==> inputs of v9 <==
==> flow/design.v (excerpt) <==
module riscv_cpu(
	input  rst,
	input  clk,
	output reg [31:0] PC,
	output Inst_Req_Valid,
	input Inst_Req_Ack,
	input  [31:0] Instruction,
	input Inst_Valid,
	output Inst_Ack,
	output [31:0] Address,
	output MemWrite,
	output [31:0] Write_data,
	output [3:0] Write_strb,
	output MemRead,
	input Mem_Req_Ack,
	input  [31:0] Read_data,
	input Read_data_Valid,
	output Read_data_Ack
);
reg [31:0] IR ;
reg [31:0] MDR;
reg [31:0] PC_reg;
reg [31:0] ALU_reg;
reg [31:0] RF_reg1;
reg [31:0] RF_reg2;
wire RegWrite_Valid;
wire MemRead_Valid ;
wire MemWrite_Valid;
wire [31:0] ALUResult;
wire        zero     ;
wire [31:0] PCset   ;
wire [31:0] PCadd4  ;
wire [31:0] PCoffset;
wire [31:0] signextend_out;
wire [31:0] zeroextend_out;
wire [31:0] shiftleft2_out;
wire [31:0]sext;
wire [31:0]sext_b;
wire [31:0]sext_u;
wire [9:0]ALUOp;
wire [2:0]ALUSrcA;
wire [2:0]ALUSrcB;
wire [3:0]RegSrc;
wire [1:0]Branch;
wire      Reg_Write;   
wire      RegWrite;
wire      BranchPerf;
wire [7:0]MemSrc;
wire      DataRead; 
wire      PCWrite;
wire      IRWrite;
wire      PCSrc;
wire [4 :0] RF_waddr ;
wire [4 :0] RF_raddr1;
wire [4 :0] RF_raddr2;
wire        RF_wen   ;
wire [31:0] RF_wdata ;
wire [31:0] RF_rdata1;
wire [31:0] RF_rdata2;
wire [31:0] ALU_data1;
wire [31:0] ALU_data2;
wire [31:0] MemOutput;
wire [31:0] RegOutput;
wire IR_wen;
assign IR_wen = ~DataRead & IRWrite;
always @(posedge clk) 
begin
    IR <= IR_wen ? Instruction : IR;
end
always @(posedge clk) 
begin
    MDR <= DataRead ? Read_data : MDR;
end
always @(posedge clk) 
begin
    ALU_reg <= ALUResult;
end
always @(posedge clk) 
begin
    RF_reg1 <= RF_rdata1;
end
always @(posedge clk) 
begin
    RF_reg2 <= RF_rdata2;
end
always @(posedge clk) 
begin
    if(rst)
        PC_reg <= PC_reg;
    else
        PC_reg <= PC;
end
always@(posedge clk) 
begin
    if(rst)
         PC <= 32'd0;
    else                  
        PC <= (PCWrite | BranchPerf) ? PCset : PC;           
end
assign BranchPerf = (Branch[0] & zero) | (Branch[1] &~zero);
assign PCset = PCSrc ? ALUResult : ALU_reg; 
control Control(
    clk,
    rst,
    Inst_Req_Ack,
    IR,
    Inst_Valid,
    Mem_Req_Ack,
  ...
Settings: LEC_CHECK=0, CAP_MARGIN=30, CELL_PAD_IN_SITES_DETAIL_PLACEMENT=2, CELL_PAD_IN_SITES_GLOBAL_PLACEMENT=3, CORE_MARGIN=3, CORE_UTILIZATION=68, MAX_ROUTING_LAYER=met5, MIN_ROUTING_LAYER=met2, PLACE_DENSITY=0.4, SLEW_MARGIN=20; clock period 8.5 ns.
run.sh (not shown) runs the stock make flow with config.mk's settings and CLKGATE_MAP_FILE=.
==> v33 (differences from v9) <==
- ABC_AREA: not set -> 1
- CAP_MARGIN: 30 -> 20
- CELL_PAD_IN_SITES_DETAIL_PLACEMENT: 2 -> not set
- CELL_PAD_IN_SITES_GLOBAL_PLACEMENT: 3 -> not set
- CORE_ASPECT_RATIO: not set -> 1.1
- CORE_MARGIN: 3 -> 2
- CORE_UTILIZATION: 68 -> 72
- CTS_CLUSTER_DIAMETER: not set -> 394
- CTS_CLUSTER_SIZE: not set -> 98
- MAX_ROUTING_LAYER: met5 -> not set
- MIN_ROUTING_LAYER: met2 -> not set
- PLACE_DENSITY: 0.4 -> 0.82
- TNS_END_PERCENT: not set -> 100
==> flow/constraint.sdc (replaced) <==
create_clock -name core_clock -period 2.85 [get_ports {clk}]
set_input_delay 0.5700 -clock core_clock [delete_from_list [all_inputs] [get_ports {clk}]]
set_output_delay 0.5700 -clock core_clock [all_outputs]
set_load 0.01 [all_outputs]
==> flow_metrics.py <==
# Generated from Yosys and OpenROAD reports
metrics = {
    "run_status": {
        "status": "aborted with a tool error",
        "lastStage": "global routing (5_1_grt)",
        "stop_error": "[ERROR GRT-0116] Global routing finished with congestion. Check the congestion regions in the DRC Viewer.",
    },
    "yosys": {
        "synthMuxAreaShare": 0.0006711,
        "synth.top_cell.area_share": 0.4510,
    },
}
-- figures above: v33

==> flow_metrics.py <==
# Generated from Yosys and OpenROAD reports
metrics = {
    "floorplanning": {
        "fp-utilization": 0.6913,
    },
    "yosys": {
        "synthMuxAreaShare": 0.2252,
        "synth.top_cell.area_share": 0.4661,
        "synthAdderAreaFrac": 0.02237,
        "simple_gate_share": 0.1205,
    },
    "run_status": {
        "status": "aborted with a tool error",
        "stop_error": "[ERROR GPL-0301] Utilization 125.960 % exceeds 100%.",
        "lastStage": "global placement without I/O (3_1_place_gp_skip_io)",
    },
}
-- figures above: v9



==> build 53: inputs <==
Starting RTL as in the previous note.
## riscv_cpu
module riscv_cpu(
	input  rst,
	input  clk,
	output reg [31:0] PC,
	output Inst_Req_Valid,
	input Inst_Req_Ack,
	input  [31:0] Instruction,
	input Inst_Valid,
	output Inst_Ack,
	output [31:0] Address,
	output MemWrite,
	output [31:0] Write_data,
	output [3:0] Write_strb,
	output MemRead,
	input Mem_Req_Ack,
	input  [31:0] Read_data,
	input Read_data_Valid,
	output Read_data_Ack
);
clock: 4.7 ns
lec_check: 0
cap_margin: 20
core_margin: 2
core_utilization: 57
cts_cluster_size: 34
hold_slack_margin: 0.27
place_density_lb_addon: 0.03
setup_slack_margin: 1.37
slew_margin: 20
tns_end_percent: 60
==> inputs of build 19, as changes to build 53 <==
ABC_AREA = 1   (was default)
CORE_ASPECT_RATIO = 1.1   (was default)
CORE_UTILIZATION = 72   (was 57)
CTS_CLUSTER_DIAMETER = 394   (was default)
CTS_CLUSTER_SIZE = 98   (was 34)
HOLD_SLACK_MARGIN = default   (was 0.27)
PLACE_DENSITY_LB_ADDON = default   (was 0.03)
SETUP_SLACK_MARGIN = default   (was 1.37)
TNS_END_PERCENT = 100   (was 60)
==> flow/constraint.sdc (replaced) <==
create_clock -name core_clock -period 2.71 [get_ports {clk}]
set_input_delay 0.5420 -clock core_clock [delete_from_list [all_inputs] [get_ports {clk}]]
set_output_delay 0.5420 -clock core_clock [all_outputs]
set_load 0.01 [all_outputs]
==> inputs of trial 74, as changes to build 53 <==
CORE_UTILIZATION = 61   (was 57)
CTS_CLUSTER_SIZE = 36   (was 34)
PLACE_DENSITY_LB_ADDON = default   (was 0.03)
SETUP_SLACK_MARGIN = 0.96   (was 1.37)
TNS_END_PERCENT = default   (was 60)
==> flow/constraint.sdc (replaced) <==
create_clock -name core_clock -period 5.43 [get_ports {clk}]
set_input_delay 1.0860 -clock core_clock [delete_from_list [all_inputs] [get_ports {clk}]]
set_output_delay 1.0860 -clock core_clock [all_outputs]
set_load 0.01 [all_outputs]
==> comparison table <==
| quantity | build 19 | trial 74 | build 53 |
|---|---|---|---|
| Post-CTS setup buffer count | 9 | 61 | 64 |
| Core Density at Floorplan | 72.8% | 61.3% | 57.5% |
| TritonCTS buffer count | 16 | 120 | 132 |
| Chip Height | 342 um | 348 um | 360 um |
| Avg Cell Area, Syn | 7.99 um2 | 12.5 um2 | 12.5 um2 |
| Dpl ws | -2.18 ns | -1.35 ns | -2.03 ns |
| Cell Count Post-Placement | 11400 | 8028 | 8193 |
| Placed Instance Area | 0.0869 mm2 | 0.0826 mm2 | 0.0835 mm2 |
| Number of distinct library cell variants in the gate-level netlist after synthesis | 63 | 108 | 108 |
| Count of H-tree levels built during CTS | 1 | 3 | 4 |
| Post-Synthesis Cells | 9329 | 5784 | 5784 |
| Post-cts gate resize count | 172 | 378 | 283 |
| Std-Cell Rows | 123 | 126 | 130 |
| MUX area fraction | 0.0671% | 22.5% | 22.5% |
| Post-synthesis cell area | 0.0746 mm2 | 0.0722 mm2 | 0.0722 mm2 |
| Xor+xnor area frac | 0.470% | 0.825% | 0.825% |
| Final weighted congestion in routability-driven placement | 1.34 | 1.13 | 1.11 |
| Adder and majority gate portion of the synthesized area | 2.16% | 2.24% | 2.24% |
| Horizontal die dimension | 311 um | 348 um | 360 um |
| Yosys Instances | 9329 | 5784 | 5784 |
| Run status | did not finish | did not finish | finished with violations |
| Stage where the flow stopped | global routing (5_1_grt) | global routing (5_1_grt) | - |
| Reasons for failing layout checks | - | - | negative setup slack |
| Chip area | 0.106 mm2 | 0.121 mm2 | 0.129 mm2 |
| Area fraction in compound gates after synthesis | 18.6% | 7.85% | 7.85% |
| HPWL after detailed placement | 241 mm | 244 mm | 220 mm |


==> run R <==
riscv_cpu again, from the RTL that the note above started with.
==> flow/config.mk <==
export PLATFORM = sky130hd
export DESIGN_NAME = riscv_cpu
export DESIGN_NICKNAME = riscv_cpu
export VERILOG_FILES = /design/flow/design.v
export SDC_FILE = /design/flow/constraint.sdc
export NUM_CORES = 4
export LEC_CHECK = 0
export CAP_MARGIN = 20
export CORE_MARGIN = 2
export CORE_UTILIZATION = 57
export SETUP_SLACK_MARGIN = 0.96
export SLEW_MARGIN = 20
==> flow/constraint.sdc <==
create_clock -name core_clock -period 5.43 [get_ports {clk}]
set_input_delay 1.0860 -clock core_clock [delete_from_list [all_inputs] [get_ports {clk}]]
set_output_delay 1.0860 -clock core_clock [all_outputs]
set_load 0.01 [all_outputs]
==> inputs of run M, as changes to run R <==
CORE_UTILIZATION = 64   (was 57)
MAX_ROUTING_LAYER = met4   (was not set)
SETUP_SLACK_MARGIN = -0.38   (was 0.96)
==> flow/constraint.sdc (replaced) <==
create_clock -name core_clock -period 5.72 [get_ports {clk}]
set_input_delay 1.1440 -clock core_clock [delete_from_list [all_inputs] [get_ports {clk}]]
set_output_delay 1.1440 -clock core_clock [all_outputs]
set_load 0.01 [all_outputs]
==> flow_summary.toml <==
# physical design summary
[run_status]
outcome = "did not finish"
outcome.stop_stage = "5_1_grt"
error_message = "[ERROR GRT-0116] Global routing finished with congestion. Check the congestion regions in the DRC Viewer."

[die]
core_util_floorplan_pct = 64.3
core-area_sq_um = 112000
placement_rows = 123

[global_route]
met3_usage_pct = 60.0
That was run M.
==> flow_summary.toml <==
# generated from flow reports
[run_status]
outcome = "complete, but fails checks"
layout.failed_checks = "setup timing"

[die]
placement_rows = 130
core_util_floorplan_pct = 57.5

[timing]
setup_slack_ns = -1.06
setup_viol_count_final = 32
That was run R.


==> wip/onyx: inputs <==
riscv_cpu again, from the RTL that the note above started with.
export LEC_CHECK = 0
export CAP_MARGIN = 40
export CELL_PAD_IN_SITES_DETAIL_PLACEMENT = 0
export CORE_MARGIN = 2
export CORE_UTILIZATION = 61
export CTS_CLUSTER_SIZE = 38
export HOLD_SLACK_MARGIN = 0.28
export MIN_ROUTING_LAYER = met1
export PLACE_DENSITY_LB_ADDON = 0.01
export SETUP_SLACK_MARGIN = 1.47
export SLEW_MARGIN = 20
export TNS_END_PERCENT = 70
create_clock -name core_clock -period 5.94 [get_ports {clk}]
==> inputs of wip/garnet, as changes to wip/onyx <==
Settings changed: CORE_UTILIZATION 61 to 56, CTS_CLUSTER_SIZE 38 to default, HOLD_SLACK_MARGIN 0.28 to default, PLACE_DENSITY_LB_ADDON 0.01 to default, SETUP_SLACK_MARGIN 1.47 to 0.67.
==> flow/constraint.sdc (replaced) <==
create_clock -name core_clock -period 2.59 [get_ports {clk}]
set_input_delay 0.5180 -clock core_clock [delete_from_list [all_inputs] [get_ports {clk}]]
set_output_delay 0.5180 -clock core_clock [all_outputs]
set_load 0.01 [all_outputs]
==> inputs of wip/nickel, as changes to wip/onyx <==
Settings changed: ABC_AREA from default to 1, CAP_MARGIN 40 to 30, CELL_PAD_IN_SITES_DETAIL_PLACEMENT 0 to default, CORE_UTILIZATION 61 to 40, CTS_CLUSTER_SIZE 38 to 14, HOLD_SLACK_MARGIN 0.28 to default, MIN_ROUTING_LAYER met1 to default, PLACE_DENSITY_LB_ADDON 0.01 to default, SETUP_SLACK_MARGIN 1.47 to default, TNS_END_PERCENT 70 to default.
==> flow/constraint.sdc (replaced) <==
create_clock -name core_clock -period 8.5 [get_ports {clk}]
set_input_delay 1.7000 -clock core_clock [delete_from_list [all_inputs] [get_ports {clk}]]
set_output_delay 1.7000 -clock core_clock [all_outputs]
set_load 0.01 [all_outputs]
==> comparison table <==
                                                               wip/onyx                wip/nickel                 wip/garnet
Run status                                   complete, but fails checks            finished clean  aborted with a tool error
Last stage reached                                                    -                         -             global routing
Reasons for failing layout checks                  negative setup slack                         -                          -
Class of the tightest hold or removal check      flip-flop to flip-flop    flip-flop to flip-flop                          -
Highest metal used                                                 met5                      met5                          -
CP arrival                                                      7.13 ns                   8.31 ns                          -
Worst Slack Setup Final                                       -0.488 ns                  0.959 ns                          -
Tool Warnings                                                       107                       125                          -
Top Consumer                                                  registers                 registers                          -
Worst Min Path Start                           Control.current_state[8]  Control.current_state[5]                          -
Final Non-Filler Cells                                            8,283                    11,800                          -
Kind of end point of the critical path                        flip-flop                 flip-flop                          -
Sequential cell fraction of total power                           42.8%                     46.4%                          -
Comb. cell area                                              35,400 µm²                32,500 µm²                          -
Seq group                                                      0.0103 W                 0.00713 W                          -


==> job 5759: inputs <==
Starting RTL as in the previous note.
clock: 2.71 ns
lec_check: 0
abc_area: 1
cap_margin: 20
core_aspect_ratio: 0.5
core_margin: 2
core_utilization: 72
cts_cluster_diameter: 394
cts_cluster_size: 98
slew_margin: 20
tns_end_percent: 5
==> job 2242 (differences from job 5759) <==
- ABC_AREA: 1 -> default
- CORE_ASPECT_RATIO: 0.5 -> default
- CORE_UTILIZATION: 72 -> 31
- CTS_CLUSTER_DIAMETER: 394 -> default
- CTS_CLUSTER_SIZE: 98 -> default
- TNS_END_PERCENT: 5 -> default
==> flow/constraint.sdc (replaced) <==
create_clock -name core_clock -period 8.04 [get_ports {clk}]
set_input_delay 1.6080 -clock core_clock [delete_from_list [all_inputs] [get_ports {clk}]]
set_output_delay 1.6080 -clock core_clock [all_outputs]
set_load 0.01 [all_outputs]
==> node_exporter_impl.prom <==
# HELP chip_impl_metric Yosys and OpenROAD flow results
# TYPE chip_impl_metric gauge
chip_impl_metric{name="core.rowCount",unit=""} 177
chip_impl_metric{name="yosysTopAreaCellShare",unit="%"} 46.6
chip_impl_metric{name="place_worst_setup_slack",unit="ns"} 0.788
chip_impl_metric{name="globalRouteOverflowTotal",unit=""} 0
chip_impl_metric{name="mux_area_share",unit="%"} 22.5
chip_impl_metric{name="htree_num_levels",unit=""} 4
chip_impl_metric{name="globalRouteMet3Util",unit="%"} 6.68
chip_impl_metric{name="syn-mean-instance-area",unit="um^2"} 12.5
chip_impl_metric{name="post_cts.resized_instances",unit=""} 0
chip_impl_metric{name="dieArea",unit="mm^2"} 0.237
chip_impl_metric{name="place.gp.congestion",unit=""} 1.06
chip_impl_info{name="status",value="no timing/DRC/antenna violations"} 1
chip_impl_metric{name="adder_share",unit="%"} 2.24
[end of results for job 2242]
==> node_exporter_impl.prom <==
# HELP chip_impl_metric Implementation results
# TYPE chip_impl_metric gauge
chip_impl_info{name="first-error",value="[ERROR GRT-0232] Routing congestion too high. Check the congestion heatmap in the GUI."} 1
chip_impl_metric{name="core.rowCount",unit=""} 83
chip_impl_metric{name="htree_num_levels",unit=""} 1
chip_impl_metric{name="place_worst_setup_slack",unit="ns"} -2.15
chip_impl_info{name="outcome.stop_stage",value="global routing (5_1_grt)"} 1
chip_impl_metric{name="post_cts.resized_instances",unit=""} 234
chip_impl_info{name="status",value="aborted with a tool error"} 1
[end of results for job 5759]
Power figures rest on the tool's default switching activity, not on a simulated workload.
